Setup of red:
Design cordic, start of the top module:
module cordic(clk, angle, sine, cosine);
  input clk;
  input signed [31:0] angle;  
  output signed [15:0] sine;  
  output signed [15:0] cosine;
  reg signed [15:0] x [0:12];
  reg signed [15:0] y [0:12];
  reg signed [31:0] z [0:12];
  parameter scaling_factor = 19896;  
  wire [1:0] sector;
  assign sector = angle[31:30];
  assign sine = y[12];
  assign cosine = x[12];
  wire signed [31:0] theta [0:12];
  assign theta [ 0] = 'h20000000;   
  assign theta [ 1] = 'h12E4051D;   
  assign theta [ 2] = 'h9FB385B;    
  assign theta [ 3] = 'h51111D4;    
  assign theta [ 4] = 'h28B0D43;    
  assign theta [ 5] = 'h145D7E1;    
  assign theta [ 6] = 'hA2F61E;     
  assign theta [ 7] = 'h517C55;     
  assign theta [ 8] = 'h28BE53;     
  assign theta [ 9] = 'h145F2E;     
  assign theta [10] = 'hA2F98;      
  assign theta [11] = 'h517CC;      
  assign theta [12] = 'h28BE6;      
  always @(posedge clk)
  begin 
    if (sector == 2'b00) begin
	  x[0] <= scaling_factor;
      y[0] <= 0;
  ...
export LEC_CHECK = 0
export ABC_AREA = 1
export CAP_MARGIN = 20
export CORE_ASPECT_RATIO = 1.12
export CORE_MARGIN = 2
export CORE_UTILIZATION = 72
export CTS_CLUSTER_SIZE = 98
export SLEW_MARGIN = 20
create_clock -name core_clock -period 1.03 [get_ports {clk}]
run.sh (not shown) runs the stock make flow with config.mk's settings and CLKGATE_MAP_FILE=.
The flow ended early for red: it failed with a tool error in 4_1_cts.
Modified inputs, blue compared to red
- CTS_CLUSTER_SIZE: 98 -> unset
- CORE_UTILIZATION: 72 -> 60
- ABC_AREA: 1 -> unset
- CORE_ASPECT_RATIO: 1.12 -> unset
- the clock period (ns, I/O delays scaled along): 1.03 -> 3.41
## What came out
The flow did not stop early for blue: all stages ran, and the layout cleared the timing, design-rule and antenna checks.
The share of the core filled by cells before placement number comes out higher for red vs blue.
For red, the dominant non-sequential cell family after synthesis was simple AND/OR/NAND/NOR gates, unlike blue, where it was adder cells.
Synthesized cell count, red and blue, lower one = blue.
Per the comparison of blue with red, worst-case setup slack after placement rose 1.67 ns, simple-gate share of the synthesized area fell 21 points, share of synthesized cell area in full adder, half adder and majority cells rose 4.3 points.
Compared with red, blue shows a lower Yosys chip area.
Taking red as 1.0, blue lands at 0.945 on die area.
blue does better than red on synthesized area.
For green, these inputs were changed with respect to blue:
- CTS_CLUSTER_DIAMETER: unset -> 147
- SETUP_SLACK_MARGIN: unset -> 0.49
- CORE_UTILIZATION: 60 -> 72
- the clock period (ns, I/O delays scaled along): 3.41 -> 3.43
Notes after the runs:
Nothing crashed in green and all stages finished; the problem is that the final layout failed, the offending checks being setup timing.
Summary of green over blue: placeable core region decreased by about 17% relative to the old numbers; die outline area went down.
Measured slew at the worst slew-check pin was higher in green than in blue.
green ended up with y[11][12] as its worst setup path startpoint; blue ended up with y[2][3].
Input changes introduced in orange (baseline for comparison: green):
- putting PLACE_DENSITY at 0.63 where nothing was set
- swapping 20 for 10 in CAP_MARGIN
### Flow results
Of orange and green, none finishes clean.
Ran to the end and failed final checks on setup timing: orange.
In green the implementation completed, yet the final layout does not meet the checks, the culprit being setup timing.
orange -> green: number of search-and-repair iterations in the first detailed-routing pass delta 0, exact match
The global-route congestion overflow total on orange is in line with that on green.
Comparing orange against green, there is no change at all in peak fanout along the critical path.
## Diff of input files: purple against orange
- clearing CTS_CLUSTER_DIAMETER, which used to be 147
- clearing SETUP_SLACK_MARGIN, which used to be 0.49
- clearing PLACE_DENSITY, which used to be 0.63
- swapping 10 for 20 in CAP_MARGIN
- swapping 72 for 40 in CORE_UTILIZATION
- swapping 3.43 for 3.41 in the clock period (ns, I/O delays scaled along)
Notes after the runs:
- [diff] worst path setup slack after routing, purple relative to orange: improvement
- purple | status: complete | timing, DRC, antenna: pass
- purple vs orange, via count normalized by instance count went down by 24%.
- Delta (purple minus orange): well-tap cell count now sits higher; sequential cell area in the final layout went down; final area decreased 10%.
